**flow/config.mk**
```make
export PLATFORM = sky130hd
export DESIGN_NAME = top
export DESIGN_NICKNAME = top
export VERILOG_FILES = /design/flow/design.v
export SDC_FILE = /design/flow/constraint.sdc
export NUM_CORES = 4
export LEC_CHECK = 0
export ABC_AREA = 1
export CAP_MARGIN = 20
export CORE_MARGIN = 2
export CORE_UTILIZATION = 72
export CTS_CLUSTER_SIZE = 15
export PLACE_DENSITY_LB_ADDON = 0.16
export SLEW_MARGIN = 20
```
**flow/constraint.sdc**
```tcl
create_clock -name core_clock -period 3.45 [get_ports {clk}]
set_input_delay 0.6900 -clock core_clock [delete_from_list [all_inputs] [get_ports {clk}]]
set_output_delay 0.6900 -clock core_clock [all_outputs]
set_load 0.01 [all_outputs]
```
**flow/design.v**
```verilog
`timescale 1ns / 100ps
module top(
     input wire clk, reset,
     input wire start, si,
     output wire [3:0] an,
     output wire [7:0] sseg
    );
wire [4:0] dig3_in, dig2_in, dig1_in, dig0_in;
wire [4:0] dig3_out, dig2_out, dig1_out, dig0_out;
LF_counter top_unit
(.clk(clk), .reset(reset), .start(start), .si(si),
.dig3(dig3_in), .dig2(dig2_in), .dig1(dig1_in), .dig0(dig0_in));
my_register register_unit
(.clk(clk), .reset(reset), .data3_in(dig3_in), .data2_in(dig2_in), .data1_in(dig1_in), .data0_in(dig0_in), 
.data3_out(dig3_out), .data2_out(dig2_out), .data1_out(dig1_out), .data0_out(dig0_out));
seg7 seg7_unit
(.clk(clk), .reset(reset), .sseg(sseg), .an(an),
.in3(dig3_out), .in2(dig2_out), .in1(dig1_out), .in0(dig0_out));  
endmodule
`timescale 1ns / 100ps
module LF_counter(
     input wire clk, reset,
     input wire start, si,
     output wire [4:0] dig3, dig2, dig1, dig0
    );
reg [2:0] state_reg, state_next;
wire [15:0] prd;
wire [19:0] dvnd, dvsr, quo;
reg prd_start, div_start, b2b_start, adj_start;
wire prd_done_tick, div_done_tick, b2b_done_tick, adj_done_tick;
wire [3:0]  bcd10, bcd9, bcd8, bcd7, bcd6, bcd5, bcd4, bcd3, bcd2, bcd1, bcd0;
localparam [2:0] idle = 3'b000,
                 count = 3'b001,
                 frq = 3'b010,
                 b2b = 3'b011,
                 adjust = 3'b100;
counter counter_unit
(.clk(clk), .reset(reset), .start(prd_start), .si(si), .ready(),
.done_tick(prd_done_tick), .prd(prd));
division #(.W(20), .CBIT(6)) div_unit
(.clk(clk), .reset(reset), .start(div_start), .dvnd(dvnd), .dvsr(dvsr),
.quo(quo), .rmd(), .ready(), .done_tick(div_done_tick));
BCD b2b_unit
(.clk(clk), .reset(reset), .start(b2b_start), .bin(quo[19:0]), .ready(),
.done_tick(b2b_done_tick), .bcd10(bcd10), .bcd9(bcd9), .bcd8(bcd8), .bcd7(bcd7), .bcd6(bcd6), 
.bcd5(bcd5), .bcd4(bcd4),  .bcd3(bcd3), .bcd2(bcd2), .bcd1(bcd1), .bcd0(bcd0));
adjust adjust_unit
(.clk(clk), .reset(reset), .bcd10(bcd10), .bcd9(bcd9), .bcd8(bcd8), .bcd7(bcd7), .bcd6(bcd6),
.bcd5(bcd5), .bcd4(bcd4),  .bcd3(bcd3), .bcd2(bcd2), .bcd1(bcd1), .bcd0(bcd0), .done_tick(adj_done_tick), .start(adj_start),
.dig3(dig3), .dig2(dig2), .dig1(dig1), .dig0(dig0));
assign dvnd = 20'd1000000;  
assign dvsr =  prd;
always @(posedge clk)
  if (reset)
    state_reg <= idle;
  else
    state_reg <= state_next;
always @*
  begin
    state_next = state_reg;
    prd_start = 1'b0;
    div_start = 1'b0;
    b2b_start = 1'b0;
    adj_start = 1'b0;
      case (state_reg)
        idle: if (start) begin
              prd_start = 1'b1;
              state_next = count; end
        count: if (prd_done_tick) begin
               div_start = 1'b1;
               state_next = frq; end
        frq: if (div_done_tick) begin
             b2b_start = 1'b1;
             state_next = b2b; end
        b2b: if (b2b_done_tick) begin
             adj_start = 1'b1;
             state_next = adjust; end
        adjust: if (adj_done_tick)
                state_next = idle;
        default: state_next = idle;
      endcase
  end 
endmodule
`timescale 1ns / 100ps
module counter(
    input wire clk, reset,
    input wire start, si,
    output reg ready, done_tick,
    output wire [19:0] prd
    );
localparam [15:0] MAX_COUNTER_NUMBER = 50;  
reg [1:0] state_reg, state_next;
reg [6:0] t_reg, t_next;  
reg [19:0] p_reg, p_next;  
reg delay_reg;
wire edg;   
localparam [1:0] idle = 2'b00,
                 waite = 2'b01, 
                 count = 2'b10,
                 done = 2'b11;
always @(posedge clk)
  if (reset)
    begin
      state_reg <= idle;
      t_reg <= 0;
      p_reg <= 0;
      delay_reg <= 0;
    end
  else
    begin
      state_reg <= state_next;
      t_reg <= t_next;
      p_reg <= p_next;
      delay_reg <= si; 
    end
 assign edg = ~delay_reg & si;
always @*
  begin
    state_next = state_reg;
    ready = 1'b0;
    done_tick = 1'b0;
    t_next = t_reg;
    p_next = p_reg;
    case (state_reg)
      idle: begin ready = 1'b1;
              if (start == 1)
                state_next = waite;
            end
      waite: if (edg == 1) begin  
             state_next = count;
             t_next = 0;
             p_next = 0; end
      count: if (edg == 1)  
               state_next = done;
             else begin  
               t_next = t_reg + 1;
                 if (t_reg == MAX_COUNTER_NUMBER - 1) begin
                   t_next = 0;
                   p_next = p_reg + 1; end
               end
       done: begin done_tick = 1'b1;
               state_next = idle; end
       default: state_next = idle;
     endcase
  end
assign prd = p_reg;
endmodule
`timescale 1ns / 100ps
module division
#(
parameter W = 8,
         CBIT = 4  
 )
(
    input wire clk, reset,
    input wire start,
    input wire [W-1:0] dvsr, dvnd,
    output reg ready, done_tick,
    output wire [W-1:0] quo, rmd
    );
reg [1:0] state_reg, state_next;
reg [W-1:0] rh_reg, rh_next, rl_reg, rl_next, rh_tmp;
reg [W-1:0] d_reg, d_next;
reg [CBIT-1:0] n_reg, n_next;
reg q_bit;
localparam [1:0] idle = 2'b00,
                 op = 2'b01,
                 last = 2'b10,
                 done = 2'b11;
always @(posedge clk)
  if (reset)
    begin
      state_reg <= idle;
      rh_reg <= 0;
      rl_reg <= 0;
      n_reg <= 0;
      d_reg <= 0;
    end
  else
    begin
      state_reg <= state_next;
      rh_reg <= rh_next;
      rl_reg <= rl_next;
      d_reg <= d_next;
      n_reg <= n_next;
    end
always @*
  begin
    ready = 1'b0;
    done_tick = 1'b0;
    state_next = state_reg;
    n_next = n_reg;
    d_next = d_reg;
    rh_next = rh_reg;
    rl_next = rl_reg;
    case (state_reg)
      idle: begin ready = 1'b1;
              if (start) begin
                rh_next = 0;
                rl_next = dvnd;  
                d_next = dvsr;  
                n_next = W;  
                state_next = op; end end
      op: begin  
          rl_next = {rl_reg [W-2:0], q_bit};
          rh_next = {rh_tmp [W-2:0], rl_reg[W-1]};
          n_next = n_reg - 1;
            if (n_reg == 1) state_next = last;
          end
      last: begin
              rl_next = {rl_reg[W-2:0], q_bit};
              rh_next = rh_tmp;
              state_next = done; end
      done: begin 
              done_tick = 1'b1;
              state_next = idle; end
      default: state_next = idle;
   endcase
  end
always @*
  if (rh_reg >= d_reg) begin
    rh_tmp = rh_reg - d_reg;
    q_bit = 1'b1; end
  else begin
    rh_tmp = rh_reg;
    q_bit = 1'b0; end
assign quo = rl_reg;
assign rmd = rh_reg;
endmodule
`timescale 1ns / 100ps
module BCD(
    input wire [19:0] bin,
    input wire clk, reset, start,
    output reg ready, done_tick,
    output wire [3:0] bcd10, bcd9, bcd8, bcd7, bcd6, bcd5, bcd4, bcd3, bcd2, bcd1, bcd0
    );
reg [19:0] p2s_reg, p2s_next;  
reg [1:0] state_reg, state_next;
reg [3:0] bcd10_reg, bcd9_reg, bcd8_reg, bcd7_reg, bcd6_reg, bcd5_reg, bcd4_reg, bcd3_reg, bcd2_reg, bcd1_reg, bcd0_reg;
wire [3:0] bcd10_tmp, bcd9_tmp, bcd8_tmp, bcd7_tmp, bcd6_tmp, bcd5_tmp, bcd4_tmp, bcd3_tmp, bcd2_tmp, bcd1_tmp, bcd0_tmp;
reg [3:0] bcd10_next, bcd9_next, bcd8_next, bcd7_next, bcd6_next, bcd5_next, bcd4_next, bcd3_next, bcd2_next, bcd1_next, bcd0_next;
reg [6:0] n_reg, n_next;  
 localparam [1:0] idle = 2'b00,
                  op = 2'b01,
                  done = 2'b10;
always @(posedge clk)
  begin
    if (reset)
      begin
        p2s_reg <= 0;
        state_reg <= idle;
        n_reg <= 0;
        bcd10_reg <= 0;
        bcd9_reg <= 0;
        bcd8_reg <= 0;
        bcd7_reg <= 0;
        bcd6_reg <= 0;
        bcd5_reg <= 0;
        bcd4_reg <= 0;
        bcd3_reg <= 0;
        bcd2_reg <= 0;
        bcd1_reg <= 0;
        bcd0_reg <= 0;
      end
    else
      begin
         p2s_reg <= p2s_next;
         state_reg <= state_next;
         n_reg <= n_next;
         bcd10_reg <= bcd10_next;
         bcd9_reg <= bcd9_next;
         bcd8_reg <= bcd8_next;
         bcd7_reg <= bcd7_next;
         bcd6_reg <= bcd6_next;
         bcd5_reg <= bcd5_next;
         bcd4_reg <= bcd4_next;
         bcd3_reg <= bcd3_next;
         bcd2_reg <= bcd2_next;
         bcd1_reg <= bcd1_next;
         bcd0_reg <= bcd0_next;
       end
   end
always @*
  begin
    state_next = state_reg;
    p2s_next = p2s_reg;
    n_next = n_reg;
    bcd10_next = bcd10_reg;
    bcd9_next = bcd9_reg;
    bcd8_next = bcd8_reg;
    bcd7_next = bcd7_reg;
    bcd6_next = bcd6_reg;
    bcd5_next = bcd5_reg;
    bcd4_next = bcd4_reg;
    bcd3_next = bcd3_reg;
    bcd2_next = bcd2_reg;
    bcd1_next = bcd1_reg;
    bcd0_next = bcd0_reg;
    ready = 1'b0;
    done_tick = 1'b0;
      case (state_reg)
        idle: begin ready = 1'b1;
               if (start == 1'b1) begin
               state_next = op;
               n_next = 6'b010100;  
               bcd10_next = 0;
               bcd9_next = 0;
               bcd8_next = 0;
               bcd7_next = 0;
               bcd6_next = 0;
               bcd5_next = 0;
               bcd4_next = 0;
               bcd3_next = 0;
               bcd2_next = 0;
               bcd1_next = 0;
               bcd0_next = 0;
               p2s_next = bin; end end
        op: begin p2s_next = p2s_reg << 1;
            bcd0_next = {bcd0_tmp [2:0], p2s_reg [19]};
            bcd1_next = {bcd1_tmp [2:0], bcd0_tmp [3]};
            bcd2_next = {bcd2_tmp [2:0], bcd1_tmp [3]};
            bcd3_next = {bcd3_tmp [2:0], bcd2_tmp [3]};
            bcd4_next = {bcd4_tmp [2:0], bcd3_tmp [3]};
            bcd5_next = {bcd5_tmp [2:0], bcd4_tmp [3]};
            bcd6_next = {bcd6_tmp [2:0], bcd5_tmp [3]};
            bcd7_next = {bcd7_tmp [2:0], bcd6_tmp [3]};
            bcd8_next = {bcd8_tmp [2:0], bcd7_tmp [3]};
            bcd9_next = {bcd9_tmp [2:0], bcd8_tmp [3]};
            bcd10_next = {bcd10_tmp [2:0], bcd9_tmp [3]};
            n_next = n_reg - 1;
              if (n_next == 0)
                state_next = done;
            end
        done: begin done_tick = 1'b1;
              state_next = idle; end
        default: state_next = idle;
      endcase
  end
assign bcd0_tmp = (bcd0_reg > 4) ? bcd0_reg + 3 : bcd0_reg;
assign bcd1_tmp = (bcd1_reg > 4) ? bcd1_reg + 3 : bcd1_reg;
assign bcd2_tmp = (bcd2_reg > 4) ? bcd2_reg + 3 : bcd2_reg;
assign bcd3_tmp = (bcd3_reg > 4) ? bcd3_reg + 3 : bcd3_reg;
assign bcd4_tmp = (bcd4_reg > 4) ? bcd4_reg + 3 : bcd4_reg;
assign bcd5_tmp = (bcd5_reg > 4) ? bcd5_reg + 3 : bcd5_reg;
assign bcd6_tmp = (bcd6_reg > 4) ? bcd6_reg + 3 : bcd6_reg;
assign bcd7_tmp = (bcd7_reg > 4) ? bcd7_reg + 3 : bcd7_reg;
assign bcd8_tmp = (bcd8_reg > 4) ? bcd8_reg + 3 : bcd8_reg;
assign bcd9_tmp = (bcd9_reg > 4) ? bcd9_reg + 3 : bcd9_reg;
assign bcd10_tmp = (bcd10_reg > 4) ? bcd10_reg + 3 : bcd10_reg;
assign bcd10 = bcd10_reg;
assign bcd9 = bcd9_reg;
assign bcd8 = bcd8_reg;
assign bcd7 = bcd7_reg;
assign bcd6 = bcd6_reg;
assign bcd5 = bcd5_reg;
assign bcd4 = bcd4_reg;
assign bcd3 = bcd3_reg;
assign bcd2 = bcd2_reg;
assign bcd1 = bcd1_reg;
assign bcd0 = bcd0_reg;
endmodule
`timescale 1ns / 100ps
module adjust(
    input wire clk, reset,
    input wire start,
    input wire [3:0] bcd10, bcd9, bcd8, bcd7, bcd6, bcd5, bcd4, bcd3, bcd2, bcd1, bcd0,
    output wire [4:0] dig3, dig2, dig1, dig0,
    output reg done_tick, ready
    );
reg [1:0] state_reg, state_next;
reg [4:0] bcd10_reg, bcd9_reg, bcd8_reg, bcd7_reg, bcd6_reg, bcd5_reg, bcd4_reg, bcd3_reg, bcd2_reg, bcd1_reg, bcd0_reg;
reg [4:0] bcd10_next, bcd9_next, bcd8_next, bcd7_next, bcd6_next, bcd5_next, bcd4_next, bcd3_next, bcd2_next, bcd1_next, bcd0_next;
localparam [1:0] idle = 2'b00,
                 op = 2'b01,
                 done = 2'b10;
always @(posedge clk)
  if (reset)
    begin
      state_reg <= 0;
      bcd0_reg <= 0;
      bcd1_reg <= 0;
      bcd2_reg <= 0;
      bcd3_reg <= 0;
      bcd4_reg <= 0;
      bcd5_reg <= 0;
      bcd6_reg <= 0;
      bcd7_reg <= 0;
      bcd8_reg <= 0;
      bcd9_reg <= 0;
      bcd10_reg <= 0;
    end
  else
    begin
      state_reg <= state_next;
      bcd0_reg <= bcd0_next;
      bcd1_reg <= bcd1_next;
      bcd2_reg <= bcd2_next;
      bcd3_reg <= bcd3_next;
      bcd4_reg <= bcd4_next;
      bcd5_reg <= bcd5_next;
      bcd6_reg <= bcd6_next;
      bcd7_reg <= bcd7_next;
      bcd8_reg <= bcd8_next;
      bcd9_reg <= bcd9_next;
      bcd10_reg <= bcd10_next;
    end
always @*
  begin
    state_next = state_reg;
    bcd0_next = bcd0_reg;
    bcd1_next = bcd1_reg;
    bcd2_next = bcd2_reg;
    bcd3_next = bcd3_reg;
    bcd4_next = bcd4_reg;
    bcd5_next = bcd5_reg;
    bcd6_next = bcd6_reg;
    bcd7_next = bcd7_reg;
    bcd8_next = bcd8_reg;
    bcd9_next = bcd9_reg;
    bcd10_next = bcd10_reg;
    done_tick = 1'b0;
    ready = 1'b0;
      case (state_reg) idle: begin ready = 1'b1;
                               if (start == 1'b1) begin
                               bcd0_next = {1'b1, bcd0};
                               bcd1_next = {1'b0, bcd1};
                               bcd2_next = {1'b0, bcd2};
                               bcd3_next = {1'b0, bcd3};
                               bcd4_next = {1'b0, bcd4};
                               bcd5_next = {1'b0, bcd5};
                               bcd6_next = {1'b0, bcd6};
                               bcd7_next = {1'b0, bcd7};
                               bcd8_next = {1'b0, bcd8};
                               bcd9_next = {1'b0, bcd9};
                               bcd10_next = {1'b0, bcd10};
                               state_next = op; end
                             else state_next = idle; end
                       op: if (bcd10_next == 0) begin
                             {bcd10_next, bcd9_next, bcd8_next, bcd7_next, bcd6_next, bcd5_next, bcd4_next, bcd3_next, bcd2_next, bcd1_next, bcd0_next} =
                             {bcd10_next, bcd9_next, bcd8_next, bcd7_next, bcd6_next, bcd5_next, bcd4_next, bcd3_next, bcd2_next, bcd1_next, bcd0_next} << 5;
                             end
                           else
                             state_next = done;
                      done: begin done_tick = 1'b1;
                            state_next = idle; end
                      default: state_next = idle;
        endcase
  end
assign dig3 = bcd10_reg;
assign dig2 = bcd9_reg;
assign dig1 = bcd8_reg;
assign dig0 = bcd7_reg; 
endmodule
`timescale 1ns / 100ps
module my_register(
    input wire clk, reset,
    input wire [4:0] data3_in, data2_in, data1_in, data0_in,
    output reg [4:0] data3_out, data2_out, data1_out, data0_out
    );
always @(posedge clk)
  if (reset)
    begin
      data3_out <= 0; 
      data2_out <= 0;  
      data1_out <= 0;  
      data0_out <= 0;
    end
  else
    begin
      data3_out <= data3_in;   
      data2_out <= data2_in; 
      data1_out <= data1_in; 
      data0_out <= data0_in;   
    end
endmodule
`timescale 1ns / 100ps
module seg7(
    input wire clk, reset,
    input wire [4:0] in3, in2, in1, in0,
    output reg [3:0] an,  
    output reg [7:0] sseg  
    );
localparam N = 18;
reg [N-1:0] q_reg;
wire [N-1:0] q_next;
reg [3:0] hex_in;
wire [3:0] digit3, digit2, digit1, digit0;
wire  dot3, dot2, dot1, dot0;
reg dot;
assign digit3 = in3 [3:0];
assign digit2 = in2 [3:0];
assign digit1 = in1 [3:0];
assign digit0 = in0 [3:0];
assign dot3 = in3 [4];
assign dot2 = in2 [4];
assign dot1 = in1 [4];
assign dot0 = in0 [4];
always @(posedge clk)
  if (reset)
    q_reg <= 0; 
  else
    q_reg <= q_next;
assign q_next = q_reg + 1;
always @*
begin
  case (q_reg[N-1:N-2])
    2'b00:
      begin
        an = 4'b1110;
        hex_in = digit0;
        dot = dot0;
      end
    2'b01:
      begin
        an = 4'b1101;
        hex_in = digit1;
        dot = dot1;
      end
    2'b10:
      begin
        an = 4'b1011;
        hex_in = digit2;
        dot = dot2;
      end
    default:
      begin
        an = 4'b0111;
        hex_in = digit3;
        dot = dot3;
      end
    endcase
end
always @*
  begin
    case (hex_in)
      4'h0: sseg [6:0] = 7'b1111110;
      4'h1: sseg [6:0] = 7'b0110000;
      4'h2: sseg [6:0] = 7'b1101101;
      4'h3: sseg [6:0] = 7'b1111001;
      4'h4: sseg [6:0] = 7'b0110011;
      4'h5: sseg [6:0] = 7'b1011011;
      4'h6: sseg [6:0] = 7'b1011111;
      4'h7: sseg [6:0] = 7'b1110000;
      4'h8: sseg [6:0] = 7'b1111111;
      4'h9: sseg [6:0] = 7'b1111011;
      4'ha: sseg [6:0] = 7'b1110111;
      4'hb: sseg [6:0] = 7'b0011111;
      4'hc: sseg [6:0] = 7'b1001110;
      4'hd: sseg [6:0] = 7'b0111101;
      4'he: sseg [6:0] = 7'b1001111;
      default: sseg [6:0] =  7'b1000111;  
    endcase
    sseg[7] = dot;
  end
endmodule
```
**flow/run.sh**
```bash
#!/bin/bash
# the make line also repeats each setting of config.mk as NAME=value (left out here)
make -C /OpenROAD-flow-scripts/flow DESIGN_CONFIG=/design/flow/config.mk WORK_HOME=/design/flow/orfs CLKGATE_MAP_FILE= finish
```
==> results.sh, run 1 <==
# implementation run metrics
export IMPL_hold_path_depth=2
export IMPL_clk_pin_slew_ns=0.06
export IMPL_top_power_group="clock"
export IMPL_grt_util_all_layers_pct=30.9
export IMPL_path_buffers=4
export IMPL_fmax_mhz=305
export IMPL_vias=12500
export IMPL_hold_class="flop to flop"
export IMPL_power_total_mw=7.08
export IMPL_synthTopCellsByCount="nand2_1 (438), dfxtp_1 (269), inv_1 (254)"
export IMPL_synth_cell_types=49
export IMPL_cap_violations=0
export IMPL_grt_pass1_vias=11700
export IMPL_start_kind="flop"
export IMPL_grt_first_pass_wirelength_um=52400
export IMPL_cts_tree="done"
export IMPL_power_density_nw_per_um2=481
export IMPL_cts_sinks=269
export IMPL_slowest_delay_ns=0.53
export IMPL_synthDominantCellAreaShare_pct=39.9
export IMPL_cp_startpoint="seg7_unit.q_reg[16]"
export IMPL_fin_crit_ns=3.28
export IMPL_clockPowerShare_pct=45.3
export IMPL_synth_top_cell_by_count="nand2_1"
export IMPL_post_route_cell_area_um2=14700
export IMPL_clk_latency_ns=0.52
export IMPL_n_antenna_cell=0
export IMPL_slew_viol_final=0
export IMPL_warnings=35
export IMPL_grt_overflow=0
export IMPL_synth_warnings=8
export IMPL_synthesis_instances=1943
export IMPL_peakVddDrop_mv=0.439
export IMPL_yosys_most_used_dff="dfxtp_1"
export IMPL_final_nets=1971
export IMPL_r2r_cells=14
export IMPL_dp_hpwl_um=20100
export IMPL_mux_area_share_pct=0
export IMPL_synth_xor_area_share_pct=1.36
export IMPL_topCellsByArea="dfxtp_1 (40%), nand2_1 (12%), inv_1 (7.1%)"
export IMPL_postSynthAreaPerCell_um2=6.94
export IMPL_worst_path_max_fanout=11
export IMPL_p_int_mw=5.36
export IMPL_critical_path_class="flop to primary output"
export IMPL_comb_power_share_pct=10.2
export IMPL_ys_seq_share_pct=39.9
export IMPL_syn_cell_area_um2=13500
export IMPL_cp_endpoint="sseg[1]"
export IMPL_p_comb_uw=723
export IMPL_holdBufCountCts=0
export IMPL_die_area_um2=19800
export IMPL_swShare_pct=24.2
export IMPL_gp_congestion=0.972
export IMPL_status="timing/DRC/antenna clean"
export IMPL_crit_chain="inv_1 -> nor2_4 -> nand2_1 -> nand3_1 -> o21ai_0 -> inv_1 -> ha_1 -> nor2_1 -> inv_1 -> nand2_1 -> nand2_1 -> nand2_1 -> clkdlybuf4s50_1"
export IMPL_syn_to_final_growth_pct=9.18
export IMPL_dieHeight_um=141
export IMPL_yosys_dominant_comb_family="simple AND/OR/NAND/NOR gates"
export IMPL_clockRootBuffer="clkbuf_16"
export IMPL_r2r_start="top_unit.div_unit.d_reg[3]"
export IMPL_edf_count=0
export IMPL_place_area_um2=13700
export IMPL_p_seq_mw=3.15
export IMPL_clockBufferDepth=3
export IMPL_synthArstFlopShare_pct=0
export IMPL_hp_start="top_unit.adjust_unit.bcd7_reg[4]"
export IMPL_worstPathArrival_ns=2.59
export IMPL_critical_path_most_common_cell="nand2_1"
export IMPL_core_area_um2=18500
export IMPL_leakagePower_nw=5.84
export IMPL_io_pins=16
export IMPL_final_util_pct=79.5
export IMPL_clock_skew_final_ns=0.0113
export IMPL_power_frac_seq_pct=44.5
export IMPL_critPathSlowestCell="clkdlybuf4s50_1"
export IMPL_io_buffers=15
export IMPL_drc=0
export IMPL_drt_total_wl_um=30900
export IMPL_die_w_um=141
export IMPL_ys_cells=1943
export IMPL_rrSetupSlack_ns=0.84
export IMPL_hold_violations=0
export IMPL_holdPathEnd="register_unit.data0_out[4]"
export IMPL_rows=50
export IMPL_numCtsBuffers=27
export IMPL_finalSetupViolCount=0
export IMPL_ys_chip_area_um2=13500
export IMPL_cp_end_kind="primary output"
export IMPL_tightestPinTransition_ns=0.841
export IMPL_first_iter_violations=1053
export IMPL_ys_flops=269
export IMPL_via_per_inst=5.77
export IMPL_synth_cellmix_compoundShare_pct=17.3
export IMPL_simple_gate_share_pct=27.2
export IMPL_min_period_over_period_pct=95.0
export IMPL_grt_max_degree=60
export IMPL_antenna_found_initial=0
export IMPL_setup_tns_final_ns=0
export IMPL_ant_nets=0
export IMPL_cp_num_cells=13
export IMPL_max_slew_margin_pct=43.9
export IMPL_top_area_cell="dfxtp_1"
export IMPL_drtPass1Iterations=6
export IMPL_yosys_area_share_adder_pct=4.05
export IMPL_initCoreUtil_pct=72.8
export IMPL_synth_nets=1990
export IMPL_htree_levels=1
export IMPL_crit_family="buffers and inverters"
export IMPL_pg_clk_mw=3.20
export IMPL_reg2reg_to="top_unit.div_unit.rh_reg[14]"
export IMPL_p_switching_mw=1.71
export IMPL_wire_per_inst_um=14.2
export IMPL_required_ns=2.76
==> timing repair <==
item,in CTS,in global routing
endpoints found under the hold margin,0,0
setup buffers,0,0
endpoints found under the setup margin,7,5
gates resized,8,7
==> final cells by class <==
| cell class | instances | area (µm²) |
|---|---|---|
| timing repair buffer | 36 | 323 |
| inverter | 263 | 987 |
| clock inverter | 12 | 238 |
| tap | 234 | 293 |
| multi-input combinational | 1327 | 6760 |
| fill | 1355 | 3790 |
| clock buffer | 34 | 732 |
| sequential | 269 | 5390 |
==> per-layer routing <==
metal  GRT usage, %  up-vias  share of wire (%)
li1               -     6290                  -
met1           40.6     5795                 44
met2           53.5      399                 49
met3           3.43       57                5.6
met4           9.74        0                1.9
met5              0        -                  0
==> stage by stage <==
stage	cells	hold slack, ns	setup WS [ns]
after CTS	2175	0.431	0.0272
after detailed placement	2129	0.422	0.190
after floorplan	1943	0.411	0.875
after global placement	2129	0.423	0.239
final	2175	0.433	0.173
after global routing	2175	0.448	-0.00795
==> run 2, diff against run 1 <==
Settings changed: CTS_CLUSTER_SIZE 15 to 95, PLACE_DENSITY set to 0.43, PLACE_DENSITY_LB_ADDON 0.16 to not set.
Clock period 3.45 ns to 12.5 ns, I/O delays scaled along.
==> run 2 against run 1 <==
Compared with the run above:
- clock skew is 0.0060 ns higher
- sequential share of layout area grew 0.49 points
- setup slack better by 6.6 ns
- global-route usage is 1.3 points lower
- clock power shrank 74%
- combinational power fell by 73%
- final cell count is 0.64% lower
- first-iteration DRC count decreased by 13%
- sequential power down 72%
- routed wire length shrank 3.9%
- largest cell class unchanged
==> results.sh, run 2 <==
# implementation run metrics
export IMPL_status="timing/DRC/antenna clean"
export IMPL_crit_family="buffers and inverters"
export IMPL_power_density_nw_per_um2=130
export IMPL_hold_violations=0
export IMPL_dieHeight_um=141
export IMPL_post_route_cell_area_um2=14500
export IMPL_max_slew_margin_pct=28.8
export IMPL_hp_start="top_unit.adjust_unit.bcd7_reg[4]"
export IMPL_grt_util_all_layers_pct=29.6
export IMPL_reg2reg_to="top_unit.adjust_unit.bcd7_reg[0]"
export IMPL_via_per_inst=5.66
export IMPL_grt_setup_unrepaired="false"
export IMPL_dp_hpwl_um=19500
export IMPL_p_switching_uw=469
export IMPL_dr_max_layer_used="met4"
export IMPL_top_area_cell="dfxtp_1"
export IMPL_clk_latency_ns=0.53
export IMPL_antenna_found_initial=0
export IMPL_pre_cts_slack_ns=7.35
export IMPL_clk_pin_slew_ns=0.06
export IMPL_power_frac_seq_pct=46.0
export IMPL_numCtsBuffers=28
export IMPL_critical_path_most_common_cell="o21ai_0"
export IMPL_path_buffers=2
export IMPL_synth_xor_area_share_pct=1.36
export IMPL_cts_tree="done"
export IMPL_critPathSlowestCell="clkdlybuf4s50_1"
export IMPL_holdPathEnd="register_unit.data0_out[4]"
export IMPL_yosys_most_used_dff="dfxtp_1"
export IMPL_yosys_dominant_comb_family="simple AND/OR/NAND/NOR gates"
export IMPL_slowest_delay_ns=0.56
export IMPL_holdBufCountCts=0
export IMPL_tightestPinTransition_ns=1.07
export IMPL_synth_nets=1990
export IMPL_ys_flops=269
export IMPL_place_area_um2=13600
export IMPL_ant_nets=0
export IMPL_place_inst=2113
export IMPL_synth_top_cell_by_count="nand2_1"
export IMPL_topCellsByArea="dfxtp_1 (40%), nand2_1 (12%), inv_1 (7.1%)"
export IMPL_initCoreUtil_pct=72.8
export IMPL_die_w_um=141
export IMPL_worstPathArrival_ns=3.23
export IMPL_hold_class="flop to flop"
export IMPL_min_period_over_period_pct=45.9
export IMPL_p_seq_uw=870
export IMPL_htree_levels=1
export IMPL_cp_end_kind="primary output"
export IMPL_synthDominantCellAreaShare_pct=39.9
export IMPL_leakagePower_nw=5.73
export IMPL_critical_path_class="flop to primary output"
export IMPL_wl_met2_um=14000
export IMPL_cap_violations=0
export IMPL_rows=50
export IMPL_drtPass1Iterations=5
export IMPL_swShare_pct=24.8
export IMPL_synthesis_instances=1943
export IMPL_ys_cells=1943
export IMPL_wirelength_met1_um=13400
export IMPL_slew_viol_final=0
export IMPL_grt_pass1_vias=11200
export IMPL_io_buffers=15
export IMPL_r2r_start="top_unit.adjust_unit.state_reg[2]"
export IMPL_wl_met3_um=1670
export IMPL_clockPowerShare_pct=43.6
export IMPL_grt_first_pass_wirelength_um=50200
export IMPL_fmax_mhz=174
export IMPL_edf_count=0
export IMPL_grt_max_degree=88
export IMPL_clock_skew_final_ns=0.0173
export IMPL_ctsResizeCount=0
export IMPL_yosys_area_share_adder_pct=4.05
export IMPL_synthArstFlopShare_pct=0
export IMPL_pg_clk_uw=825
export IMPL_clockRootBuffer="clkbuf_16"
export IMPL_finalSetupViolCount=0
export IMPL_fillers=1425
export IMPL_final_nets=1956
export IMPL_worst_path_max_fanout=11
export IMPL_clockBufferDepth=3
export IMPL_core_area_um2=18500
export IMPL_cts_sinks=269
export IMPL_fin_crit_ns=5.73
export IMPL_mux_area_share_pct=0
export IMPL_p_comb_uw=195
export IMPL_top_power_group="registers"
export IMPL_p_int_mw=1.42
export IMPL_cp_num_cells=8
export IMPL_first_iter_violations=918
export IMPL_cp_startpoint="seg7_unit.q_reg[16]"
export IMPL_vias=12200
export IMPL_crit_chain="nand2_1 -> o21ai_0 -> inv_1 -> ha_1 -> nor2_1 -> a21oi_1 -> o21ai_0 -> clkdlybuf4s50_1"
export IMPL_ys_chip_area_um2=13500
export IMPL_syn_to_final_growth_pct=7.59
export IMPL_n_antenna_cell=0
export IMPL_setup_tns_final_ns=0
export IMPL_gp_congestion=0.938
export IMPL_die_area_um2=19800
export IMPL_r2r_cells=5
export IMPL_start_kind="flop"
export IMPL_postSynthAreaPerCell_um2=6.94
export IMPL_grt_overflow=0
export IMPL_required_ns=10.00
export IMPL_synth_cell_types=49
export IMPL_drc=0
export IMPL_peakVddDrop_mv=0.138
export IMPL_synth_cellmix_compoundShare_pct=17.3
export IMPL_rrSetupSlack_ns=9.18
export IMPL_simple_gate_share_pct=27.2
export IMPL_comb_power_share_pct=10.3
export IMPL_hold_path_depth=2
export IMPL_final_setup_worst_slack_ns=6.77
export IMPL_wire_per_inst_um=13.8
export IMPL_warnings=37
export IMPL_instances_no_fill=2161
export IMPL_cp_endpoint="sseg[0]"
export IMPL_drt_total_wl_um=29700
export IMPL_syn_cell_area_um2=13500
export IMPL_synth_warnings=8
export IMPL_io_pins=16
export IMPL_ys_seq_share_pct=39.9
export IMPL_post_cts_buffers=0
export IMPL_synthTopCellsByCount="nand2_1 (438), dfxtp_1 (269), inv_1 (254)"
[run 2: layer usage]
metal  GRT usage (%)  up-vias
met5               0        -
met1            38.7     5575
met2            51.8      336
met3            3.80       65
li1                -     6254
met4            8.26        0
[run 2: area by class of cell]
type	count	area [µm²]	area share [%]
multi-input combinational	1327	6740	46.4
sequential	269	5390	37.1
inverter	263	988	6.81
clock buffer	42	835	5.75
tap	234	293	2.02
timing repair buffer	20	185	1.28
clock inverter	6	83.8	0.578
[run 2: through the flow]
| step | power [mW] | hold WS [ns] | utilization (%) |
|---|---|---|---|
| floorplan | 1.05 | 0.411 | - |
| global placement | 1.08 | 0.428 | 73.4 |
| detailed placement | 1.08 | 0.426 | 73.4 |
| CTS | 1.89 | 0.429 | 78.3 |
| global route | 1.95 | 0.452 | 78.4 |
| finish | 1.89 | 0.427 | 78.4 |
==> run 3, diff against run 2 <==
Settings changed: ABC_AREA 1 to not set, CAP_MARGIN 20 to 15, CELL_PAD_IN_SITES_DETAIL_PLACEMENT set to 0, CORE_UTILIZATION 72 to 69, CTS_CLUSTER_SIZE 95 to 99, MAX_ROUTING_LAYER set to met5, PLACE_DENSITY 0.43 to not set, SETUP_SLACK_MARGIN set to 0.97.
Clock period 12.5 ns to 4.01 ns, I/O delays scaled along.
==> run 3 against run 2 <==
Compared with the run above:
- highest routed layer unchanged
- global-route usage shrank 2.8 points
- sequential power went up to 3.1 times the previous value
- critical path type unchanged
- still clean on timing, DRC and antenna
- routed wire length decreased by 11%
==> results.sh, run 3 <==
# implementation run metrics
export IMPL_final_util_pct=77.6
export IMPL_p_comb_uw=97.9
export IMPL_simple_gate_share_pct=19.8
export IMPL_die_area_um2=19500
export IMPL_wire_per_inst_um=15.3
export IMPL_initCoreUtil_pct=70.3
export IMPL_dp_hpwl_um=16700
export IMPL_synth_nets=1539
export IMPL_topCellsByArea="dfxtp_1 (42%), nor2_1 (6.0%), mux2i_1 (5.3%)"
export IMPL_critical_path_most_common_cell="mux4_2"
export IMPL_synth_xor_area_share_pct=4.14
export IMPL_grt_setup_unrepaired="true"
export IMPL_critPathSlowestCell="mux4_2"
export IMPL_finalSetupViolCount=0
export IMPL_place_area_um2=12900
export IMPL_io_buffers=15
export IMPL_top_power_group="registers"
export IMPL_mi_logic_area_um2=6770
export IMPL_ys_chip_area_um2=12700
export IMPL_via_per_inst=5.92
export IMPL_grt_first_pass_wirelength_um=45200
export IMPL_htree_levels=1
export IMPL_clockPowerShare_pct=47.6
export IMPL_synthDominantCellAreaShare_pct=42.5
export IMPL_mux_area_share_pct=6.62
export IMPL_drc=0
export IMPL_hold_class="flop to flop"
export IMPL_dr_max_layer_used="met4"
export IMPL_postSynthAreaPerCell_um2=8.50
export IMPL_cp_num_cells=6
export IMPL_syn_to_final_growth_pct=10.3
export IMPL_cts_tree="done"
export IMPL_p_switching_mw=1.09
export IMPL_die_w_um=140
export IMPL_slowest_delay_ns=0.60
export IMPL_synthesis_instances=1492
export IMPL_fmax_mhz=305
export IMPL_ys_cells=1492
export IMPL_core_area_um2=18000
export IMPL_wirelength_met1_um=12700
export IMPL_seq_area_um2=5390
export IMPL_comb_power_share_pct=1.8
export IMPL_synth_cell_types=74
export IMPL_rrSetupSlack_ns=1.16
export IMPL_ys_flops=269
export IMPL_dieHeight_um=140
export IMPL_io_pins=16
export IMPL_crit_chain="mux4_2 -> buf_6 -> ha_2 -> mux4_2 -> inv_1 -> buf_2"
export IMPL_cts_sinks=269
export IMPL_grt_max_degree=101
export IMPL_pg_clk_mw=2.53
export IMPL_p_int_mw=4.23
export IMPL_instances_no_fill=1722
export IMPL_r2r_cells=9
export IMPL_wl_met3_um=901
export IMPL_first_iter_violations=713
export IMPL_cp_endpoint="sseg[3]"
export IMPL_clockBufferDepth=3
export IMPL_wl_met2_um=12200
export IMPL_n_antenna_cell=0
export IMPL_min_period_over_period_pct=81.8
export IMPL_hp_start="top_unit.div_unit.d_reg[6]"
export IMPL_tightestPinTransition_ns=1.11
export IMPL_post_route_cell_area_um2=14000
export IMPL_worst_path_max_fanout=6
export IMPL_rows=49
export IMPL_place_inst=1663
export IMPL_ant_nets=0
export IMPL_yosys_dominant_comb_family="simple AND/OR/NAND/NOR gates"
export IMPL_r2r_start="top_unit.div_unit.rh_reg[12]"
export IMPL_slew_viol_final=0
export IMPL_drt_total_wl_um=26300
export IMPL_vias=10200
export IMPL_final_nets=1521
export IMPL_critical_path_class="flop to primary output"
export IMPL_ys_seq_share_pct=42.5
export IMPL_hold_path_depth=2
export IMPL_yosys_area_share_adder_pct=4.30
export IMPL_start_kind="flop"
export IMPL_drtPass1Iterations=4
export IMPL_synth_warnings=8
export IMPL_p_seq_mw=2.69
export IMPL_cap_violations=0
export IMPL_clk_pin_slew_ns=0.06
export IMPL_reg2reg_to="top_unit.div_unit.rh_reg[18]"
export IMPL_status="timing/DRC/antenna clean"
export IMPL_synth_cellmix_compoundShare_pct=17.8
export IMPL_warnings=41
export IMPL_synthTopCellsByCount="dfxtp_1 (269), nor2_1 (202), nand2_1 (116)"
export IMPL_power_total_mw=5.32
export IMPL_grt_pass1_vias=9811
export IMPL_gp_congestion=0.859
export IMPL_holdPathEnd="top_unit.div_unit.d_reg[6]"
export IMPL_power_density_nw_per_um2=381
export IMPL_numCtsBuffers=28
export IMPL_grt_util_all_layers_pct=26.8
export IMPL_cp_end_kind="primary output"
export IMPL_fin_crit_ns=3.28
export IMPL_clockRootBuffer="clkbuf_16"
export IMPL_synthArstFlopShare_pct=0
export IMPL_max_slew_margin_pct=25.6
export IMPL_top_area_cell="dfxtp_1"
export IMPL_fillers=1295
export IMPL_required_ns=3.21
export IMPL_leakagePower_nw=4.84
export IMPL_yosys_most_used_dff="dfxtp_1"
export IMPL_antenna_found_initial=0
export IMPL_synth_top_cell_by_count="dfxtp_1"
export IMPL_clock_skew_final_ns=0.00964
export IMPL_swShare_pct=20.5
export IMPL_setup_tns_final_ns=0
export IMPL_peakVddDrop_mv=0.466
export IMPL_grt_overflow=0
export IMPL_power_frac_seq_pct=50.6
export IMPL_cp_startpoint="seg7_unit.q_reg[16]"
export IMPL_edf_count=0
export IMPL_crit_family="multiplexers"
export IMPL_worstPathArrival_ns=2.48
export IMPL_hold_violations=0
export IMPL_syn_cell_area_um2=12700
export IMPL_path_buffers=3
export IMPL_clk_latency_ns=0.53
-- run 3: routing by layer --
metal,vias up,GRT usage (%)
met2,168,45.1
met5,-,0
met1,4787,36.9
met4,0,6.74
met3,42,3.34
li1,5205,-
-- run 3: cell type report --
cell class	count	area share [%]
multi-input cells	1061	48.4
flip-flops and latches	269	38.5
clock buffers	43	6.14
repair buffers	38	2.34
inverters	76	2.11
well taps	229	2.05
clock inverters	6	0.412
-- run 3: per-stage QoR --
step | hold slack, ns | worst slack [ns]
after global routing | 0.473 | 0.654
final | 0.453 | 0.728
after global placement | 0.440 | 0.601
after CTS | 0.455 | 0.741
after floorplan | 0.423 | 1.02
after detailed placement | 0.447 | 0.572
-- run 3: timing repair --
item,in CTS,in global routing
hold buffers,0,0
setup endpoints to repair,9,14
resized,39,16
pin swaps,2,2
gates cloned,0,0
setup buffers,8,2
==> run 4, diff against run 3 <==
Settings changed: CAP_MARGIN 15 to 20, CELL_PAD_IN_SITES_DETAIL_PLACEMENT 0 to not set, CORE_UTILIZATION 69 to 40, CTS_CLUSTER_SIZE 99 to not set, MAX_ROUTING_LAYER met5 to not set, SETUP_SLACK_MARGIN 0.97 to 0.73.
Clock period 4.01 ns to 5.22 ns, I/O delays scaled along.
==> run 4 against run 3 <==
Compared with the run above:
- count of clock-buffer cells in the layout down 4
- final cell count grew 9.8%
- setup slack better by 0.23 ns
- final area up 1.2%
- non-clock buffer count shrank 8
- highest routed layer unchanged
- utilization shrank 33 points
- clock skew increased by 0.0032 ns
- critical path depth did not move
- total power shrank 19%
- largest cell class unchanged
- routed wire length increased by 0.99%
- first-iteration DRC count fell by 19%
- clock power down 14%
==> results.sh, run 4 <==
# implementation run metrics
export IMPL_status="timing/DRC/antenna clean"
export IMPL_pre_cts_slack_ns=1.51
export IMPL_top_power_group="clock"
export IMPL_edf_count=0
export IMPL_cp_num_cells=6
export IMPL_cap_violations=0
export IMPL_worst_path_max_fanout=11
export IMPL_ys_cells=1492
export IMPL_post_cts_buffers=0
export IMPL_swShare_pct=21.0
export IMPL_setup_tns_final_ns=0
export IMPL_synth_cell_types=74
export IMPL_core_area_um2=31400
export IMPL_leakagePower_nw=4.82
export IMPL_clk_latency_ns=0.56
export IMPL_final_setup_worst_slack_ns=0.963
export IMPL_synth_xor_area_share_pct=4.14
export IMPL_first_iter_violations=577
export IMPL_via_per_inst=5.33
export IMPL_critPathSlowestCell="mux4_2"
export IMPL_p_switching_uw=904
export IMPL_p_comb_uw=76.0
export IMPL_io_pins=16
export IMPL_fillers=3039
export IMPL_rows=65
export IMPL_ant_nets=0
export IMPL_min_period_over_period_pct=81.5
export IMPL_mux_area_share_pct=6.62
export IMPL_grt_pass1_vias=9558
export IMPL_die_area_um2=33100
export IMPL_simple_gate_share_pct=19.8
export IMPL_crit_family="multiplexers"
export IMPL_grt_overflow=0
export IMPL_holdWs_ns=0.454
export IMPL_grt_max_degree=84
export IMPL_hold_path_depth=1
export IMPL_syn_to_final_growth_pct=11.6
export IMPL_antenna_found_initial=0
export IMPL_r2r_cells=10
export IMPL_yosys_most_used_dff="dfxtp_1"
export IMPL_synthDominantCellAreaShare_pct=42.5
export IMPL_grt_first_pass_wirelength_um=46200
export IMPL_wire_per_inst_um=14.1
export IMPL_die_w_um=182
export IMPL_cp_startpoint="seg7_unit.q_reg[16]"
export IMPL_start_kind="flop"
export IMPL_place_inst=1837
export IMPL_power_total_mw=4.31
export IMPL_synthTopCellsByCount="dfxtp_1 (269), nor2_1 (202), nand2_1 (116)"
export IMPL_final_nets=1514
export IMPL_gp_congestion=0.802
export IMPL_numCtsBuffers=29
export IMPL_clockRootBuffer="clkbuf_16"
export IMPL_clock_skew_final_ns=0.0128
export IMPL_topCellsByArea="dfxtp_1 (42%), nor2_1 (6.0%), mux2i_1 (5.3%)"
export IMPL_holdPathEnd="top_unit.adjust_unit.bcd0_reg[4]"
export IMPL_required_ns=4.18
export IMPL_post_route_cell_area_um2=14200
export IMPL_synth_nets=1539
export IMPL_ctsResizeCount=0
export IMPL_ys_flops=269
export IMPL_reg2reg_to="top_unit.div_unit.rh_reg[8]"
export IMPL_r2r_start="top_unit.div_unit.rh_reg[0]"
export IMPL_syn_cell_area_um2=12700
export IMPL_slew_viol_final=0
export IMPL_warnings=35
export IMPL_path_buffers=3
export IMPL_yosys_area_share_adder_pct=4.30
export IMPL_slowest_delay_ns=0.65
export IMPL_initCoreUtil_pct=40.4
export IMPL_holdBufCountCts=0
export IMPL_comb_power_share_pct=1.8
export IMPL_p_seq_mw=2.07
export IMPL_cp_endpoint="sseg[3]"
export IMPL_hp_start="top_unit.adjust_unit.bcd0_reg[4]"
export IMPL_cp_end_kind="primary output"
export IMPL_ys_chip_area_um2=12700
export IMPL_worstPathArrival_ns=3.21
export IMPL_synthArstFlopShare_pct=0
export IMPL_synthesis_instances=1492
export IMPL_fin_crit_ns=4.26
export IMPL_top_area_cell="dfxtp_1"
export IMPL_ys_seq_share_pct=42.5
export IMPL_dieHeight_um=182
export IMPL_final_util_pct=45.1
export IMPL_drtPass1Iterations=5
export IMPL_clockBufferDepth=3
export IMPL_hold_violations=0
export IMPL_hold_class="flop to flop"
export IMPL_power_density_nw_per_um2=305
export IMPL_yosys_dominant_comb_family="simple AND/OR/NAND/NOR gates"
export IMPL_vias=10100
export IMPL_power_frac_seq_pct=48.0
export IMPL_critical_path_class="flop to primary output"
export IMPL_dp_hpwl_um=17500
export IMPL_finalSetupViolCount=0
export IMPL_htree_levels=1
export IMPL_drc=0
export IMPL_synth_top_cell_by_count="dfxtp_1"
export IMPL_p_int_mw=3.41
export IMPL_cts_sinks=269
export IMPL_clockPowerShare_pct=50.3
export IMPL_drt_total_wl_um=26600
export IMPL_tightestPinTransition_ns=1.05
export IMPL_synth_cellmix_compoundShare_pct=17.8
export IMPL_crit_chain="mux4_2 -> ha_1 -> inv_1 -> mux4_2 -> inv_1 -> clkdlybuf4s50_1"
export IMPL_peakVddDrop_mv=0.282
export IMPL_instances_no_fill=1890
export IMPL_place_area_um2=13100
export IMPL_grt_util_all_layers_pct=16.3
export IMPL_clk_pin_slew_ns=0.06
export IMPL_grt_setup_unrepaired="false"
export IMPL_io_buffers=15
export IMPL_cts_tree="done"
export IMPL_max_slew_margin_pct=29.7
export IMPL_postSynthAreaPerCell_um2=8.50
export IMPL_pg_clk_mw=2.17
export IMPL_rrSetupSlack_ns=2.06
export IMPL_synth_warnings=8
export IMPL_fmax_mhz=235
==> run 4: cell type report <==
| cell class | count | area (µm²) | area share (%) |
|---|---|---|---|
| Clock buffer | 39 | 803 | 5.68 |
| Inverter | 76 | 285 | 2.02 |
| Multi-Input combinational cell | 1061 | 6690 | 47.3 |
| Clock inverter | 12 | 203 | 1.43 |
| Tap cell | 402 | 503 | 3.55 |
| Sequential cell | 269 | 5390 | 38.1 |
| Antenna cell | 1 | 2.50 | 0.0177 |
| Timing Repair Buffer | 30 | 277 | 1.95 |
==> run 4: per-layer routing <==
metal | global-route usage [%] | part of all wire, %
met5 | 0 | 0
met4 | 3.84 | 1.9
met3 | 1.97 | 3.2
met2 | 27.4 | 45
met1 | 22.3 | 50
==> run 5, diff against run 4 <==
Settings changed: CAP_MARGIN 20 to 15, CELL_PAD_IN_SITES_DETAIL_PLACEMENT set to 0, CORE_UTILIZATION 40 to 68, CTS_CLUSTER_SIZE set to 29, HOLD_SLACK_MARGIN set to 0.26, MAX_ROUTING_LAYER set to met5, SETUP_SLACK_MARGIN 0.73 to 0.97.
Clock period 5.22 ns to 4.0 ns, I/O delays scaled along.
==> run 5 against run 4 <==
Compared with the run above:
- utilization up 33 points
- sequential power up about 30%
- still clean
- critical path depth unchanged
- clock power up 25%
- synthesized cell count unchanged
- first-iteration DRC count up 34%
- via count up 3.8%
- combinational power up 32%
- clock skew down 0.0044 ns
- final area up 0.24%
- die area down 40%
- register-to-register slack worse by 0.89 ns
==> results.sh, run 5 <==
# implementation run metrics
export IMPL_yosys_area_share_adder_pct=4.30
export IMPL_instances_no_fill=1739
export IMPL_r2r_cells=9
export IMPL_dieHeight_um=141
export IMPL_yosys_most_used_dff="dfxtp_1"
export IMPL_initCoreUtil_pct=69.9
export IMPL_edf_count=0
export IMPL_fmax_mhz=302
export IMPL_place_inst=1669
export IMPL_n_antenna_cell=0
export IMPL_power_density_nw_per_um2=389
export IMPL_hold_violations=0
export IMPL_yosys_dominant_comb_family="simple AND/OR/NAND/NOR gates"
export IMPL_tightestPinTransition_ns=1.10
export IMPL_synthDominantCellAreaShare_pct=42.5
export IMPL_worstPathArrival_ns=2.51
export IMPL_die_w_um=141
export IMPL_final_nets=1537
export IMPL_final_setup_worst_slack_ns=0.691
export IMPL_via_per_inst=6.01
export IMPL_reg2reg_to="top_unit.div_unit.rh_reg[18]"
export IMPL_rows=49
export IMPL_syn_cell_area_um2=12700
export IMPL_io_buffers=15
export IMPL_crit_family="multiplexers"
export IMPL_cp_startpoint="seg7_unit.q_reg[16]"
export IMPL_postSynthAreaPerCell_um2=8.50
export IMPL_fin_crit_ns=3.31
export IMPL_top_power_group="clock"
export IMPL_final_util_pct=78.2
export IMPL_cp_end_kind="primary output"
export IMPL_finalSetupViolCount=0
export IMPL_clockBufferDepth=3
export IMPL_hold_path_depth=2
export IMPL_fillers=1254
export IMPL_cp_num_cells=6
export IMPL_power_frac_seq_pct=48.9
export IMPL_clock_skew_final_ns=0.00842
export IMPL_ys_flops=269
export IMPL_slowest_delay_ns=0.62
export IMPL_first_iter_violations=774
export IMPL_grt_first_pass_wirelength_um=47000
export IMPL_p_seq_mw=2.70
export IMPL_mi_logic_area_um2=6770
export IMPL_pre_cts_slack_ns=0.824
export IMPL_io_pins=16
export IMPL_synthTopCellsByCount="dfxtp_1 (269), nor2_1 (202), nand2_1 (116)"
export IMPL_cap_violations=0
export IMPL_synth_xor_area_share_pct=4.14
export IMPL_antenna_found_initial=0
export IMPL_pg_clk_mw=2.72
export IMPL_rrSetupSlack_ns=1.17
export IMPL_slew_viol_final=0
export IMPL_critical_path_most_common_cell="mux4_2"
export IMPL_cts_tree="done"
export IMPL_synth_cellmix_compoundShare_pct=17.8
export IMPL_worst_path_max_fanout=5
export IMPL_critPathSlowestCell="mux4_2"
export IMPL_critical_path_class="flop to primary output"
export IMPL_simple_gate_share_pct=19.8
export IMPL_ys_chip_area_um2=12700
export IMPL_clk_latency_ns=0.53
export IMPL_holdPathEnd="top_unit.div_unit.d_reg[10]"
export IMPL_wire_per_inst_um=16.2
export IMPL_topCellsByArea="dfxtp_1 (42%), nor2_1 (6.0%), mux2i_1 (5.3%)"
export IMPL_min_period_over_period_pct=82.7
export IMPL_drc=0
export IMPL_warnings=39
export IMPL_die_area_um2=19800
export IMPL_required_ns=3.20
export IMPL_p_int_mw=4.38
export IMPL_start_kind="flop"
export IMPL_synth_warnings=8
export IMPL_status="timing/DRC/antenna clean"
export IMPL_r2r_start="top_unit.div_unit.d_reg[12]"
export IMPL_top_area_cell="dfxtp_1"
export IMPL_drt_total_wl_um=28200
export IMPL_clk_pin_slew_ns=0.06
export IMPL_grt_util_all_layers_pct=28.0
export IMPL_power_total_mw=5.52
export IMPL_max_slew_margin_pct=26.4
export IMPL_synthesis_instances=1492
export IMPL_grt_setup_unrepaired="true"
export IMPL_core_area_um2=18100
export IMPL_ys_seq_share_pct=42.5
export IMPL_setup_tns_final_ns=0
export IMPL_hold_class="flop to flop"
export IMPL_gp_congestion=0.898
export IMPL_peakVddDrop_mv=0.344
export IMPL_mux_area_share_pct=6.62
export IMPL_htree_levels=1
export IMPL_drtPass1Iterations=5
export IMPL_grt_max_degree=61
export IMPL_synth_nets=1539
export IMPL_ys_cells=1492
export IMPL_clockRootBuffer="clkbuf_16"
export IMPL_hp_start="top_unit.div_unit.d_reg[10]"
export IMPL_vias=10400
export IMPL_numCtsBuffers=27
export IMPL_cp_endpoint="sseg[3]"
export IMPL_synthArstFlopShare_pct=0
export IMPL_clockPowerShare_pct=49.3
export IMPL_seq_area_um2=5390
export IMPL_p_comb_uw=100
export IMPL_leakagePower_nw=4.97
export IMPL_synth_cell_types=74
export IMPL_p_switching_mw=1.14
export IMPL_swShare_pct=20.6
export IMPL_path_buffers=3
export IMPL_grt_pass1_vias=10000
export IMPL_dp_hpwl_um=18000
export IMPL_syn_to_final_growth_pct=11.9
export IMPL_ant_nets=0
export IMPL_cts_sinks=269
export IMPL_grt_overflow=0
export IMPL_crit_chain="mux4_2 -> ha_4 -> inv_4 -> mux4_2 -> inv_2 -> buf_6"
export IMPL_synth_top_cell_by_count="dfxtp_1"
export IMPL_comb_power_share_pct=1.8
run 5: metal layers:
layer,vias up,routed length (µm),GRT usage [%]
met5,-,0,0
met4,0,634,8.37
met3,54,1130,3.56
met2,232,13900,50.1
met1,4912,12600,35.6
li1,5251,-,-
run 5: cell type report:
cell class	instances	share of cell area, %
tap	229	2.02
clock inverter	17	1.74
inverter	76	2.06
multi-input combinational	1061	47.7
clock buffer	32	5.04
sequential	269	38.0
timing repair buffer	55	3.42
run 5: repair_timing:
item                       in CTS  in global routing
hold buffers                    0                  0
buffers inserted               16                  5
resized                        51                 10
setup endpoints to repair      14                 15
pin swaps                       4                  1
run 5: metrics by stage:
stage / hold slack (ns) / instance area, µm²
6_report: 0.455 / 14200
5_1_grt: 0.476 / 14200
4_1_cts: 0.455 / 14100
3_5_place_dp: 0.447 / 13000
3_3_place_gp: 0.440 / 13000
2_1_floorplan: 0.423 / 12700
==> run 6, diff against run 5 <==
Settings changed: CAP_MARGIN 15 to 20, CELL_PAD_IN_SITES_DETAIL_PLACEMENT 0 to not set, CORE_UTILIZATION 68 to 8, CTS_CLUSTER_SIZE 29 to not set, HOLD_SLACK_MARGIN 0.26 to not set, MAX_ROUTING_LAYER met5 to not set, SETUP_SLACK_MARGIN 0.97 to not set.
Clock period 4.0 ns to 15.4 ns, I/O delays scaled along.
==> run 6 against run 5 <==
Compared with the run above:
- count of clock-buffer cells in the layout up 7
- register-to-register slack better by 11 ns
- first-iteration DRC count down 27%
- routed wire length down 3.9%
- global-route usage down 25 points
- highest routed layer unchanged
- largest power group unchanged
- synthesized cell count unchanged
- total power down 73%
==> results.sh, run 6 <==
# implementation run metrics
export IMPL_worst_path_max_fanout=11
export IMPL_swShare_pct=20.4
export IMPL_vias=10000
export IMPL_simple_gate_share_pct=19.8
export IMPL_slowest_delay_ns=0.65
export IMPL_rows=146
export IMPL_leakagePower_nw=4.83
export IMPL_mux_area_share_pct=6.62
export IMPL_synth_xor_area_share_pct=4.14
export IMPL_grt_util_all_layers_pct=3.30
export IMPL_finalSetupViolCount=0
export IMPL_synth_warnings=8
export IMPL_min_period_over_period_pct=40.9
export IMPL_cts_sinks=269
export IMPL_core_area_um2=158000
export IMPL_mi_logic_area_um2=6700
export IMPL_rrSetupSlack_ns=12.14
export IMPL_p_int_mw=1.20
export IMPL_grt_pass1_vias=9658
export IMPL_die_w_um=402
export IMPL_antenna_found_initial=2
export IMPL_critPathSlowestCell="mux4_2"
export IMPL_final_nets=1509
export IMPL_htree_levels=1
export IMPL_cp_endpoint="sseg[3]"
export IMPL_reg2reg_to="top_unit.div_unit.rh_reg[8]"
export IMPL_hold_class="flop to flop"
export IMPL_seq_area_um2=5390
export IMPL_final_setup_worst_slack_ns=9.11
export IMPL_pre_cts_slack_ns=9.65
export IMPL_yosys_area_share_adder_pct=4.30
export IMPL_synthArstFlopShare_pct=0
export IMPL_required_ns=12.32
export IMPL_clk_latency_ns=0.56
export IMPL_topCellsByArea="dfxtp_1 (42%), nor2_1 (6.0%), mux2i_1 (5.3%)"
export IMPL_max_slew_margin_pct=37.6
export IMPL_synth_cellmix_compoundShare_pct=17.8
export IMPL_ctsResizeCount=0
export IMPL_path_buffers=3
export IMPL_synthesis_instances=1492
export IMPL_pg_clk_uw=777
export IMPL_crit_chain="mux4_2 -> ha_1 -> inv_1 -> mux4_2 -> inv_1 -> clkdlybuf4s50_1"
export IMPL_edf_count=0
export IMPL_holdBufCountCts=0
export IMPL_grt_max_degree=112
export IMPL_top_area_cell="dfxtp_1"
export IMPL_power_density_nw_per_um2=92.4
export IMPL_tightestPinTransition_ns=0.933
export IMPL_ys_flops=269
export IMPL_grt_first_pass_wirelength_um=46600
export IMPL_synthDominantCellAreaShare_pct=42.5
export IMPL_status="timing/DRC/antenna clean"
export IMPL_synth_cell_types=74
export IMPL_initCoreUtil_pct=8.03
export IMPL_syn_cell_area_um2=12700
export IMPL_setup_tns_final_ns=0
export IMPL_fillers=18300
export IMPL_yosys_dominant_comb_family="simple AND/OR/NAND/NOR gates"
export IMPL_drtPass1Iterations=5
export IMPL_wire_per_inst_um=7.63
export IMPL_numCtsBuffers=29
export IMPL_cap_violations=0
export IMPL_r2r_cells=10
export IMPL_ys_cells=1492
export IMPL_hp_start="top_unit.div_unit.d_reg[11]"
export IMPL_comb_power_share_pct=1.7
export IMPL_grt_setup_unrepaired="false"
export IMPL_top_power_group="clock"
export IMPL_post_cts_buffers=0
export IMPL_dieHeight_um=402
export IMPL_cp_end_kind="primary output"
export IMPL_grt_overflow=0
export IMPL_p_comb_uw=25.3
export IMPL_ys_chip_area_um2=12700
export IMPL_cp_num_cells=6
export IMPL_power_frac_seq_pct=46.6
export IMPL_gp_congestion=0.789
export IMPL_first_iter_violations=563
export IMPL_clockBufferDepth=3
export IMPL_critical_path_class="flop to primary output"
export IMPL_postSynthAreaPerCell_um2=8.50
export IMPL_holdPathEnd="top_unit.div_unit.d_reg[11]"
export IMPL_synth_top_cell_by_count="dfxtp_1"
export IMPL_start_kind="flop"
export IMPL_cts_tree="done"
export IMPL_warnings=39
export IMPL_syn_to_final_growth_pct=28.4
export IMPL_slew_viol_final=0
export IMPL_peakVddDrop_mv=0.0737
export IMPL_drt_total_wl_um=27100
export IMPL_ys_seq_share_pct=42.5
export IMPL_r2r_start="top_unit.div_unit.rh_reg[0]"
export IMPL_fin_crit_ns=6.29
export IMPL_io_pins=16
export IMPL_dp_hpwl_um=17800
export IMPL_hold_violations=0
export IMPL_cp_startpoint="seg7_unit.q_reg[16]"
export IMPL_drc=0
export IMPL_ant_nets=0
export IMPL_p_seq_uw=701
export IMPL_crit_family="multiplexers"
export IMPL_via_per_inst=2.82
export IMPL_io_buffers=15
export IMPL_synth_nets=1539
export IMPL_fmax_mhz=159
export IMPL_clockRootBuffer="clkbuf_16"
export IMPL_p_switching_uw=307
export IMPL_clock_skew_final_ns=0.0128
export IMPL_clk_pin_slew_ns=0.06
export IMPL_die_area_um2=162000
export IMPL_power_total_mw=1.50
export IMPL_clockPowerShare_pct=51.7
export IMPL_yosys_most_used_dff="dfxtp_1"
export IMPL_n_antenna_cell=0
export IMPL_hold_path_depth=2
export IMPL_synthTopCellsByCount="dfxtp_1 (269), nor2_1 (202), nand2_1 (116)"
export IMPL_worstPathArrival_ns=3.21
## run 6: cell type report
class                           instances  area share [%]
Clock buffer                           39            5.06
Clock inverter                         15            1.59
Inverter                               76            1.75
Multi-Input combinational cell       1061            41.2
Sequential cell                       269            33.1
Tap cell                             2072            15.9
Timing Repair Buffer                   25            1.39
## run 6: layer usage
metal  vias up  global-route usage, %  part of all wire, %
met5         -                      0                    0
met1      4655                   4.34                   49
met2       142                   5.40                   45
met3        45                  0.489                  3.3
met4         0                   1.27                  2.5
li1       5193                      -                    -
## run 6: metrics by stage
step,cell area (µm²),hold WS [ns],std cells,utilization [%]
after floorplan,12700,0.423,1492,-
after global placement,15200,0.442,3503,9.62
after detailed placement,15200,0.447,3503,9.62
after CTS,16300,0.455,3557,10.3
after global routing,16300,0.470,3557,10.3
final,16300,0.455,3557,10.3
==> run 7, diff against run 6 <==
Settings changed: ABC_AREA set to 1, CAP_MARGIN 20 to 15, CELL_PAD_IN_SITES_DETAIL_PLACEMENT set to 0, CORE_ASPECT_RATIO set to 0.92, CORE_UTILIZATION 8 to 72, CTS_CLUSTER_SIZE set to 97, HOLD_SLACK_MARGIN set to -0.09, MAX_ROUTING_LAYER set to met5, SETUP_SLACK_MARGIN set to 0.29.
Clock period 15.4 ns to 2.9 ns, I/O delays scaled along.
==> run 7 against run 6 <==
Compared with the run above:
- still clean
- combinational power grew to 36 times the previous value
- first-iteration DRC count grew 80%
- final cell count shrank 38%
- non-clock buffer count grew 28
- clock power grew to 5.5 times the previous value
- register-to-register slack lost 12 ns
- sequential power grew to 5.3 times the previous value
- via count grew 25%
- die area shrank 88%
- routed wire length grew 16%
- critical path type unchanged
- critical endpoint is now sseg[2]
- largest power group unchanged
==> results.sh, run 7 <==
# implementation run metrics
export IMPL_cp_endpoint="sseg[2]"
export IMPL_postSynthAreaPerCell_um2=6.94
export IMPL_clk_latency_ns=0.53
export IMPL_synth_cellmix_compoundShare_pct=17.3
export IMPL_clockBufferDepth=3
export IMPL_mux_area_share_pct=0
export IMPL_ys_chip_area_um2=13500
export IMPL_clockRootBuffer="clkbuf_16"
export IMPL_top_power_group="clock"
export IMPL_synthesis_instances=1943
export IMPL_synthDominantCellAreaShare_pct=39.9
export IMPL_clk_pin_slew_ns=0.06
export IMPL_fillers=1228
export IMPL_gp_congestion=0.967
export IMPL_cts_sinks=269
export IMPL_required_ns=2.32
export IMPL_syn_cell_area_um2=13500
export IMPL_cap_violations=0
export IMPL_critical_path_class="flop to primary output"
export IMPL_hp_start="top_unit.adjust_unit.bcd10_reg[4]"
export IMPL_initCoreUtil_pct=74.2
export IMPL_post_route_cell_area_um2=15100
export IMPL_synth_warnings=8
export IMPL_p_switching_mw=2.10
export IMPL_p_seq_mw=3.75
export IMPL_wire_per_inst_um=14.2
export IMPL_hold_path_depth=2
export IMPL_worstPathArrival_ns=2.22
export IMPL_simple_gate_share_pct=27.2
export IMPL_swShare_pct=23.6
export IMPL_r2r_cells=14
export IMPL_grt_setup_unrepaired="true"
export IMPL_status="timing/DRC/antenna clean"
export IMPL_die_area_um2=19800
export IMPL_fmax_mhz=357
export IMPL_grt_pass1_vias=11700
export IMPL_tightestPinTransition_ns=0.823
export IMPL_vias=12600
export IMPL_ant_nets=0
export IMPL_holdPathEnd="register_unit.data3_out[4]"
export IMPL_synthTopCellsByCount="nand2_1 (438), dfxtp_1 (269), inv_1 (254)"
export IMPL_htree_levels=1
export IMPL_cts_tree="done"
export IMPL_p_int_mw=6.81
export IMPL_power_density_nw_per_um2=592
export IMPL_path_buffers=3
export IMPL_comb_power_share_pct=10.3
export IMPL_antenna_found_initial=0
export IMPL_max_slew_margin_pct=45.1
export IMPL_dieHeight_um=135
export IMPL_hold_violations=0
export IMPL_rows=47
export IMPL_cp_startpoint="seg7_unit.q_reg[17]"
export IMPL_drtPass1Iterations=5
export IMPL_first_iter_violations=1011
export IMPL_ys_cells=1943
export IMPL_pg_clk_mw=4.26
export IMPL_drc=0
export IMPL_hold_class="flop to flop"
export IMPL_place_area_um2=13800
export IMPL_numCtsBuffers=27
export IMPL_cp_num_cells=11
export IMPL_synth_top_cell_by_count="nand2_1"
export IMPL_grt_max_degree=83
export IMPL_yosys_most_used_dff="dfxtp_1"
export IMPL_synthArstFlopShare_pct=0
export IMPL_power_frac_seq_pct=42.0
export IMPL_seq_area_um2=5390
export IMPL_holdWs_ns=0.442
export IMPL_finalSetupViolCount=0
export IMPL_edf_count=0
export IMPL_yosys_dominant_comb_family="simple AND/OR/NAND/NOR gates"
export IMPL_ys_seq_share_pct=39.9
export IMPL_die_w_um=147
export IMPL_crit_family="simple AND/OR/NAND/NOR gates"
export IMPL_synth_cell_types=49
export IMPL_p_comb_uw=916
export IMPL_ys_flops=269
export IMPL_clock_skew_final_ns=0.0207
export IMPL_final_nets=1988
export IMPL_grt_first_pass_wirelength_um=53900
export IMPL_synth_nets=1990
export IMPL_core_area_um2=18200
export IMPL_holdBufCountCts=0
export IMPL_io_buffers=15
export IMPL_via_per_inst=5.69
export IMPL_leakagePower_nw=6.01
export IMPL_grt_overflow=0
export IMPL_worst_path_max_fanout=9
export IMPL_drt_total_wl_um=31400
export IMPL_start_kind="flop"
export IMPL_warnings=39
export IMPL_yosys_area_share_adder_pct=4.05
export IMPL_n_antenna_cell=0
export IMPL_slowest_delay_ns=0.42
export IMPL_syn_to_final_growth_pct=11.7
export IMPL_crit_chain="inv_2 -> nor2_4 -> nand2_2 -> nand3_2 -> o21ai_2 -> buf_4 -> ha_2 -> nand2_1 -> nor2_1 -> a31oi_1 -> buf_2"
export IMPL_r2r_start="top_unit.div_unit.rh_reg[0]"
export IMPL_critPathSlowestCell="dfxtp_4"
export IMPL_reg2reg_to="top_unit.div_unit.rh_reg[9]"
export IMPL_mi_logic_area_um2=6820
export IMPL_slew_viol_final=0
export IMPL_grt_util_all_layers_pct=31.8
export IMPL_topCellsByArea="dfxtp_1 (40%), nand2_1 (12%), inv_1 (7.1%)"
export IMPL_cp_end_kind="primary output"
export IMPL_rrSetupSlack_ns=0.48
export IMPL_clockPowerShare_pct=47.7
export IMPL_fin_crit_ns=2.80
export IMPL_io_pins=16
export IMPL_synth_xor_area_share_pct=1.36
export IMPL_min_period_over_period_pct=96.5
export IMPL_peakVddDrop_mv=0.546
export IMPL_top_area_cell="dfxtp_1"
export IMPL_dp_hpwl_um=20200
-- run 7: metal layers --
layer | wire [µm] | global-route usage (%) | vias to the layer above
met3 | 2180 | 4.61 | 57
li1 | - | - | 6328
met1 | 14300 | 43.9 | 5727
met2 | 14500 | 53.4 | 438
met4 | 529 | 7.34 | 0
met5 | 0 | 0 | -
-- run 7: stage by stage --
step	power, mW	util [%]	TNS (ns)	std cells	setup WS [ns]
floorplan	4.52	-	0	1943	0.435
global placement	4.66	75.9	0	2145	0.126
detailed placement	4.68	75.9	-0.00798	2145	-0.00798
CTS	8.90	82.4	0	2202	0.169
global route	9.22	82.9	0	2207	0.00506
finish	8.92	82.9	0	2207	0.101
-- run 7: area by class of cell --
type                    instances  area share [%]
clock inverters                19            2.53
clock buffers                  31            4.85
repair buffers                 53            2.99
multi-input cells            1327            45.2
inverters                     263            6.55
well taps                     245            2.03
flip-flops and latches        269            35.8
-- run 7: timing repair --
| item | in CTS | in global routing |
|---|---|---|
| setup buffers | 7 | 5 |
| pin swaps | 8 | 5 |
| endpoints found under the hold margin | 0 | 0 |
| gates resized | 54 | 14 |
| setup endpoints to repair | 8 | 16 |
Power and IR drop assume default switching activity.
